==> flow/design.v (excerpt) <==
module stopwatch(clk, rst, btnS, btnR, sw, an, seg);
input clk;
input rst;
input btnS, btnR;
input [7:0] sw;
output reg [3:0] an;
output reg [7:0] seg;
reg [3:0] seg_value;
wire [3:0] seg3, seg2, seg1, seg0;
reg adj_sec;
reg adj;
reg digits_on;
wire one_hz_clk;
wire two_hz_clk;
wire segment_clk;
wire blink_clk;
wire debounce_clk;
wire one_hz_rise;
wire two_hz_rise;
wire segment_rise;
wire blink_rise;
wire debounce_rise;
reg [31:0] sec_counter;
reg [1:0] seg_index;
clock #(.start_time(0), .end_time(200)) my_one_hz_clk(.in(clk), .rst(rst), .out(one_hz_clk), .rise(one_hz_rise));
clock #(.start_time(0), .end_time(100)) my_two_hz_clk(.in(clk), .rst(rst), .out(two_hz_clk), .rise(two_hz_rise));
clock #(.start_time(0), .end_time(4)) my_segment_clk(.in(clk), .rst(rst), .out(segment_clk), .rise(segment_rise));
clock #(.start_time(0), .end_time(20)) my_blink_clk(.in(clk), .rst(rst), .out(blink_clk), .rise(blink_rise));
clock #(.start_time(0), .end_time(10)) my_debounce_clk(.in(clk), .rst(rst), .out(debounce_clk), .rise(debounce_rise));
wire [1:0] next_index = seg_index + 2'd1;
assign seg0 = (sec_counter % 60)  % 10;
assign seg1 = (sec_counter % 60)  / 10;
assign seg2 = (sec_counter / 60)  % 10;
assign seg3 = (sec_counter / 600) % 10;
always @(*) begin
    case (next_index)
        0: seg_value = (digits_on || ~sw[1]) ? seg0 : 10;
        1: seg_value = (digits_on || ~sw[1]) ? seg1 : 10;
        2: seg_value = (digits_on ||  sw[1]) ? seg2 : 10;
        default: seg_value = (digits_on ||  sw[1]) ? seg3 : 10;
    endcase
end
always @(posedge clk) begin
    if (rst) begin
        adj_sec   <= 1'b0;
        adj       <= 1'b0;
        seg_index <= 2'd0;
        an        <= 4'b1111;
        seg       <= 8'b11111111;
    end else if (segment_rise) begin
        adj_sec   <= sw[1];
        adj       <= sw[0];
        seg_index <= next_index;
        an        <= ~(4'b0001 << next_index);
        case (seg_value)
            0: seg <= ~8'b11111100;
            1: seg <= ~8'b01100000;
  ...
Size in the first run: ~4200 cells after synthesis, roughly 220 flip-flops, about 30000 um^2 of cells after synthesis.
==> flow/config.mk <==
export PLATFORM = sky130hd
export DESIGN_NAME = stopwatch
export DESIGN_NICKNAME = stopwatch
export VERILOG_FILES = /design/flow/design.v
export SDC_FILE = /design/flow/constraint.sdc
export NUM_CORES = 4
export LEC_CHECK = 0
export CAP_MARGIN = 20
export CORE_ASPECT_RATIO = 1.81
export CORE_MARGIN = 2
export CORE_UTILIZATION = 66
export MAX_ROUTING_LAYER = met4
export SLEW_MARGIN = 20
==> flow/constraint.sdc <==
create_clock -name core_clock -period 19.0 [get_ports {clk}]
set_input_delay 3.8000 -clock core_clock [delete_from_list [all_inputs] [get_ports {clk}]]
set_output_delay 3.8000 -clock core_clock [all_outputs]
set_load 0.01 [all_outputs]
run.sh (not shown) runs the stock make flow with config.mk's settings and CLKGATE_MAP_FILE=.
The first run did not get past 5_1_grt (GRT-0116).
==> next run, changes <==
- CORE_ASPECT_RATIO: 1.81 -> unset
- CORE_UTILIZATION: 66 -> 40
- MAX_ROUTING_LAYER: met4 -> unset
- clock period: 19.0 -> 30.0 ns (I/O delays scaled with it)
The new run went through all stages and came out clean.
Synthesized cell count stays the same.
Synthesized area does not change.
Die size increases by 63%.
==> next run, changes <==
- CAP_MARGIN: 20 -> 10
- CELL_PAD_IN_SITES_DETAIL_PLACEMENT: unset -> 2
- CTS_CLUSTER_SIZE: unset -> 59
- GPL_ROUTABILITY_DRIVEN: unset -> 0
- MIN_ROUTING_LAYER: unset -> met1
Effect:
- This time the run aborted during 5_1_grt
- synthesized cell count is unchanged
- synthesized area stays the same
- die size stays the same
==> next run, changes <==
- CAP_MARGIN: 10 -> 40
- CORE_ASPECT_RATIO: unset -> 0.77
- CORE_MARGIN: 2 -> 6
- CORE_UTILIZATION: 40 -> 25
- CTS_CLUSTER_DIAMETER: unset -> 121
- PLACE_DENSITY: unset -> 0.67
- SETUP_SLACK_MARGIN: unset -> 2.43
- clock period: 30.0 -> 15.7 ns (I/O delays scaled with it)
What happened:
- The changed run never finished: it broke off in 5_1_grt
- synthesized area stays the same
- synthesized cell count stays the same
- die size rose by 66%


The RTL this note starts from:
==> flow/design.v <==
`timescale 1ns / 1ps
module clock #(parameter start_time = 0, parameter end_time = 100)(
    input wire in,
    input wire rst,
    output reg out,
    output wire rise
);
    reg [31:0] counter;
    assign rise = (counter >= (end_time >> 1)) & ~out;
    always @(posedge in) begin
        if (rst) begin
            counter <= start_time;
            out <= 1'b0;
        end else begin
            counter <= (counter >= (end_time >> 1)) ? 1 : counter + 1;
            out <= (counter >= (end_time >> 1)) ? ~out : out;
        end
    end
endmodule
`timescale 1ns / 1ps
module stopwatch(clk, rst, btnS, btnR, sw, an, seg);
input clk;
input rst;
input btnS, btnR;
input [7:0] sw;
output reg [3:0] an;
output reg [7:0] seg;
reg [3:0] seg_value;
wire [3:0] seg3, seg2, seg1, seg0;
reg adj_sec;
reg adj;
reg digits_on;
wire one_hz_clk;
wire two_hz_clk;
wire segment_clk;
wire blink_clk;
wire debounce_clk;
wire one_hz_rise;
wire two_hz_rise;
wire segment_rise;
wire blink_rise;
wire debounce_rise;
reg [31:0] sec_counter;
reg [1:0] seg_index;
clock #(.start_time(0), .end_time(200)) my_one_hz_clk(.in(clk), .rst(rst), .out(one_hz_clk), .rise(one_hz_rise));
clock #(.start_time(0), .end_time(100)) my_two_hz_clk(.in(clk), .rst(rst), .out(two_hz_clk), .rise(two_hz_rise));
clock #(.start_time(0), .end_time(4)) my_segment_clk(.in(clk), .rst(rst), .out(segment_clk), .rise(segment_rise));
clock #(.start_time(0), .end_time(20)) my_blink_clk(.in(clk), .rst(rst), .out(blink_clk), .rise(blink_rise));
clock #(.start_time(0), .end_time(10)) my_debounce_clk(.in(clk), .rst(rst), .out(debounce_clk), .rise(debounce_rise));
wire [1:0] next_index = seg_index + 2'd1;
assign seg0 = (sec_counter % 60)  % 10;
assign seg1 = (sec_counter % 60)  / 10;
assign seg2 = (sec_counter / 60)  % 10;
assign seg3 = (sec_counter / 600) % 10;
always @(*) begin
    case (next_index)
        0: seg_value = (digits_on || ~sw[1]) ? seg0 : 10;
        1: seg_value = (digits_on || ~sw[1]) ? seg1 : 10;
        2: seg_value = (digits_on ||  sw[1]) ? seg2 : 10;
        default: seg_value = (digits_on ||  sw[1]) ? seg3 : 10;
    endcase
end
always @(posedge clk) begin
    if (rst) begin
        adj_sec   <= 1'b0;
        adj       <= 1'b0;
        seg_index <= 2'd0;
        an        <= 4'b1111;
        seg       <= 8'b11111111;
    end else if (segment_rise) begin
        adj_sec   <= sw[1];
        adj       <= sw[0];
        seg_index <= next_index;
        an        <= ~(4'b0001 << next_index);
        case (seg_value)
            0: seg <= ~8'b11111100;
            1: seg <= ~8'b01100000;
            2: seg <= ~8'b11011010;
            3: seg <= ~8'b11110010;
            4: seg <= ~8'b01100110;
            5: seg <= ~8'b10110110;
            6: seg <= ~8'b10111110;
            7: seg <= ~8'b11100000;
            8: seg <= ~8'b11111110;
            9: seg <= ~8'b11110110;
            default: seg <= 8'b11111111;
        endcase
    end
end
reg [1:0] reset_state;
reg [2:0] pause_state;
reg stop_tick;
reg has_ticked_once;
wire [1:0] reset_sample = {btnR, reset_state[1]};
wire [2:0] pause_sample = {pause_state[2] && btnS, btnS, pause_state[1]};
always @(posedge clk) begin
    if (rst) begin
        reset_state     <= 2'b00;
        pause_state     <= 3'b000;
        stop_tick       <= 1'b0;
        has_ticked_once <= 1'b0;
        sec_counter     <= 32'd0;
    end else if (debounce_rise) begin
        if (reset_sample == 2'b11) begin
            reset_state <= 2'b00;
            pause_state <= pause_sample;
            sec_counter <= 0;
        end else if (pause_sample == 3'b011) begin
            reset_state <= reset_sample;
            pause_state <= 3'b100;
            stop_tick   <= ~stop_tick;
        end else begin
            reset_state <= reset_sample;
            pause_state <= pause_sample;
            if (adj ? two_hz_clk : one_hz_clk) begin
                if (~has_ticked_once && ~stop_tick) begin
                    has_ticked_once <= 1'b1;
                    if (adj && ~adj_sec) begin
                        sec_counter <= (sec_counter / 60 >= 99)
                                  ? (sec_counter % 60)
                                  : (sec_counter + 60);
                    end else if (adj) begin
                        sec_counter <= (sec_counter / 60) * 60 + ((sec_counter + 1) % 60);
                    end else begin
                        sec_counter <= sec_counter + 1;
                    end
                end
            end else has_ticked_once <= 1'b0;
        end
    end
end
always @(posedge clk) begin
    if (rst)
        digits_on <= 1'b0;
    else if (blink_rise)
        digits_on <= (~adj || ~digits_on);
end
endmodule
Settings: LEC_CHECK=0, ABC_AREA=0, CAP_MARGIN=30, CELL_PAD_IN_SITES_DETAIL_PLACEMENT=0, CORE_ASPECT_RATIO=0.5, CORE_MARGIN=2, CORE_UTILIZATION=54, CTS_CLUSTER_DIAMETER=70, CTS_CLUSTER_SIZE=14, GPL_TIMING_DRIVEN=1, PLACE_DENSITY_LB_ADDON=0.19, SETUP_SLACK_MARGIN=-0.14, SLEW_MARGIN=5, TNS_END_PERCENT=5; clock period 31.5 ns.
Next try:
ABC_AREA = 1   (was 0)
CAP_MARGIN = 20   (was 30)
CELL_PAD_IN_SITES_DETAIL_PLACEMENT = default   (was 0)
CORE_ASPECT_RATIO = default   (was 0.5)
CORE_UTILIZATION = 72   (was 54)
CTS_CLUSTER_DIAMETER = default   (was 70)
CTS_CLUSTER_SIZE = default   (was 14)
GPL_TIMING_DRIVEN = default   (was 1)
PLACE_DENSITY_LB_ADDON = default   (was 0.19)
SETUP_SLACK_MARGIN = default   (was -0.14)
SLEW_MARGIN = 20   (was 5)
TNS_END_PERCENT = default   (was 5)
clock period = 30.2 ns   (was 31.5 ns; I/O delays follow)
Effect:
- global-route usage rose by 2.5 points
- cell area came out lower by 12%
- clock-buffer cell count went up by 6
Next try:
ABC_AREA = default   (was 1)
CORE_UTILIZATION = 40   (was 72)
clock period = 27.9 ns   (was 30.2 ns; I/O delays follow)
The new run finished clean.
Synthesized area came out higher by roughly a tenth.
Clock-buffer cell count falls by 4.
Design area rose by about a fifth.
Wire length is higher by well over a third.
Clock skew barely changes.
Non-clock buffer count rose by 54.
Sequential share of layout area went down by 2.0 points.
Hold slack loses 0.0056 ns.
Global-route usage fell by 9.9 points.
Next try:
CORE_UTILIZATION = 66   (was 40)
MAX_ROUTING_LAYER = met4   (was default)
TNS_END_PERCENT = 5   (was default)
clock period = 19.0 ns   (was 27.9 ns; I/O delays follow)
With this change the flow did not get past global routing (5_1_grt).
Die area came out lower by 39%.
Synthesized cell count stays the same.
Synthesized area is unchanged.
Next try:
CTS_CLUSTER_DIAMETER = 357   (was default)
CTS_CLUSTER_SIZE = 47   (was default)
MAX_ROUTING_LAYER = default   (was met4)
SETUP_SLACK_MARGIN = -1.5   (was default)
TNS_END_PERCENT = default   (was 5)
clock period = 16.2 ns   (was 19.0 ns; I/O delays follow)
After rerunning: The new run aborted during clock tree synthesis (4_1_cts). Die size stays the same. Synthesized area does not change. Synthesized cell count is unchanged.
Next try:
CTS_CLUSTER_DIAMETER = 373   (was 357)
CTS_CLUSTER_SIZE = 54   (was 47)
SETUP_SLACK_MARGIN = default   (was -1.5)
clock period = 19.0 ns   (was 16.2 ns; I/O delays follow)
Result: Now the flow stopped in global routing (5_1_grt), error GRT-0232; die size stays the same; area after synthesis does not change; synthesized cell count is unchanged.


== run A ==
Starts from the design.v that is shown in full above.
export LEC_CHECK = 0
export CAP_MARGIN = 20
export CORE_MARGIN = 2
export CORE_UTILIZATION = 70
export CTS_CLUSTER_SIZE = 47
export SETUP_SLACK_MARGIN = 4.31
export SLEW_MARGIN = 20
create_clock -name core_clock -period 16.2 [get_ports {clk}]
Run A is listed as incomplete: the tool reported an error in clock tree synthesis (4_1_cts) and the run ended there.
Changes in run B relative to run A:
# run A
export LEC_CHECK = 0
export CAP_MARGIN = 20
export CORE_MARGIN = 2
export CORE_UTILIZATION = 70
export CTS_CLUSTER_SIZE = 47
export SETUP_SLACK_MARGIN = 4.31
export SLEW_MARGIN = 20
create_clock -name core_clock -period 16.2 [get_ports {clk}]
# run B
export LEC_CHECK = 0
export CAP_MARGIN = 0
export CORE_ASPECT_RATIO = 0.5
export CORE_MARGIN = 2
export CORE_UTILIZATION = 70
export CTS_CLUSTER_DIAMETER = 357
export CTS_CLUSTER_SIZE = 47
export SETUP_SLACK_MARGIN = 4.25
export SLEW_MARGIN = 20
export TNS_END_PERCENT = 75
create_clock -name core_clock -period 16.2 [get_ports {clk}]
Notes after the runs:
FAIL run B @ detailed placement (3_5_place_dp): tool exited with error. Delta (run B minus run A): floorplan core density now sits higher; number of distinct library cell variants in the gate-level netlist after synthesis about even. Between run A and run B, the chip area line of the yosys report does not differ in any meaningful way. Between run B and run A, the difference in basic-gate share of the synthesized area counting and, or, nand and nor cells is negligible. As far as fraction of synthesis flops using an asynchronous set or reset pin goes, run A and run B are indistinguishable; the numbers are identical. Reported for run B and run A, number of flops mapped to enable cells by yosys turned out identical to the last digit.
Setup changes, run B to run C
# run B
export LEC_CHECK = 0
export CAP_MARGIN = 0
export CORE_ASPECT_RATIO = 0.5
export CORE_MARGIN = 2
export CORE_UTILIZATION = 70
export CTS_CLUSTER_DIAMETER = 357
export CTS_CLUSTER_SIZE = 47
export SETUP_SLACK_MARGIN = 4.25
export SLEW_MARGIN = 20
export TNS_END_PERCENT = 75
create_clock -name core_clock -period 16.2 [get_ports {clk}]
# run C
export LEC_CHECK = 0
export CAP_MARGIN = 20
export CORE_ASPECT_RATIO = 0.5
export CORE_MARGIN = 8
export CORE_UTILIZATION = 61
export SLEW_MARGIN = 20
create_clock -name core_clock -period 30.0 [get_ports {clk}]
--- outcome ---
Run B -> run C: number of flops mapped to enable cells by yosys delta 0, exact match
On placeable core region: run C sits above run B.
Reported for run B and run C, proportion of register bits with asynchronous set or reset after synthesis turned out identical to the last digit.
Looking at effective utilization at floorplan, run C sits 9.5 points lower than run B does.
Any difference in total cell area reported by yosys after synthesis between run B and run C is small enough to ignore.
The flow ended early for run B: it failed with a tool error in detailed placement (3_5_place_dp).
Run C went all the way through synthesis, placement and routing and the layout is clean on timing, DRC and antenna.
Run B -> run C: number of port buffers delta 0, exact match
Run B -> run C: sequential area share after synthesis flat
Summary — number of standard-cell rows in the floorplan, run C relative to run B: higher, by 7.5%.
Between run B and run C, the vertical die dimension is lower for run B.
Width of the chip of run C exceeds that of run B by more than 10%.
Of the two candidates, run B has the better die size and run C the worse one.
Input changes introduced in run D (baseline for comparison: run C):
# run C
export LEC_CHECK = 0
export CAP_MARGIN = 20
export CORE_ASPECT_RATIO = 0.5
export CORE_MARGIN = 8
export CORE_UTILIZATION = 61
export SLEW_MARGIN = 20
create_clock -name core_clock -period 30.0 [get_ports {clk}]
# run D
export LEC_CHECK = 0
export CAP_MARGIN = 20
export CORE_MARGIN = 2
export CORE_UTILIZATION = 72
export MAX_ROUTING_LAYER = met4
export SLEW_MARGIN = 20
create_clock -name core_clock -period 19.1 [get_ports {clk}]
==> comparison <==
- The flow ran to completion for all of run C and run D but run D, which stopped partway.
- Area of the core region (run D over run C): decrease, 14%
- Compared with run C, run D shows a number of placement rows that is 18 higher.
- Compared with run C, run D shows number of resized instances in the post-cts repair step higher by 346.


// stopwatch: RTL as listed in full above, without the edits since
export LEC_CHECK = 0
export CAP_MARGIN = 20
export CORE_MARGIN = 2
export CORE_UTILIZATION = 72
export CTS_CLUSTER_SIZE = 54
export SLEW_MARGIN = 20
create_clock -name core_clock -period 19.1 [get_ports {clk}]
The starting point aborted during global routing, error GRT-0116.
Then changed:
--- a/flow/config.mk
+++ b/flow/config.mk
@@ -6,7 +6,14 @@
 export NUM_CORES = 4
 export LEC_CHECK = 0
-export CAP_MARGIN = 20
+export ABC_AREA = 1
+export CAP_MARGIN = 15
+export CELL_PAD_IN_SITES_DETAIL_PLACEMENT = 0
 export CORE_MARGIN = 2
 export CORE_UTILIZATION = 72
-export CTS_CLUSTER_SIZE = 54
+export CTS_CLUSTER_DIAMETER = 276
+export CTS_CLUSTER_SIZE = 14
+export GPL_TIMING_DRIVEN = 1
+export PLACE_DENSITY_LB_ADDON = 0.08
+export SETUP_SLACK_MARGIN = -0.33
 export SLEW_MARGIN = 20
+export TNS_END_PERCENT = 85
Outcome: The new run completed, yet does not pass: setup timing; synthesized area falls by 12%; die size falls by 12%; synthesized cell count falls by 1.4%.
Then changed:
==> flow/config.mk (replaced) <==
export PLATFORM = sky130hd
export DESIGN_NAME = stopwatch
export DESIGN_NICKNAME = stopwatch
export VERILOG_FILES = /design/flow/design.v
export SDC_FILE = /design/flow/constraint.sdc
export NUM_CORES = 4
export LEC_CHECK = 0
export CAP_MARGIN = 40
export CORE_MARGIN = 2
export CORE_UTILIZATION = 66
export MAX_ROUTING_LAYER = met4
export SLEW_MARGIN = 20
==> flow/constraint.sdc (replaced) <==
create_clock -name core_clock -period 19.0 [get_ports {clk}]
set_input_delay 3.8000 -clock core_clock [delete_from_list [all_inputs] [get_ports {clk}]]
set_output_delay 3.8000 -clock core_clock [all_outputs]
set_load 0.01 [all_outputs]
The changed run did not get past global routing, error GRT-0116.
Synthesized cell count grows by 1.4%.
Die size grows by 23%.
Area after synthesis grows by 13%.
Then changed:
--- a/flow/config.mk
+++ b/flow/config.mk
@@ -6,7 +6,8 @@
 export NUM_CORES = 4
 export LEC_CHECK = 0
-export CAP_MARGIN = 40
+export CAP_MARGIN = 20
+export CORE_ASPECT_RATIO = 1.71
 export CORE_MARGIN = 2
 export CORE_UTILIZATION = 66
-export MAX_ROUTING_LAYER = met4
+export CTS_CLUSTER_DIAMETER = 374
 export SLEW_MARGIN = 20
The changed run aborted during global routing (GRT-0116).
Synthesized area is unchanged.
Synthesized cell count stays the same.
Die area hardly moves.
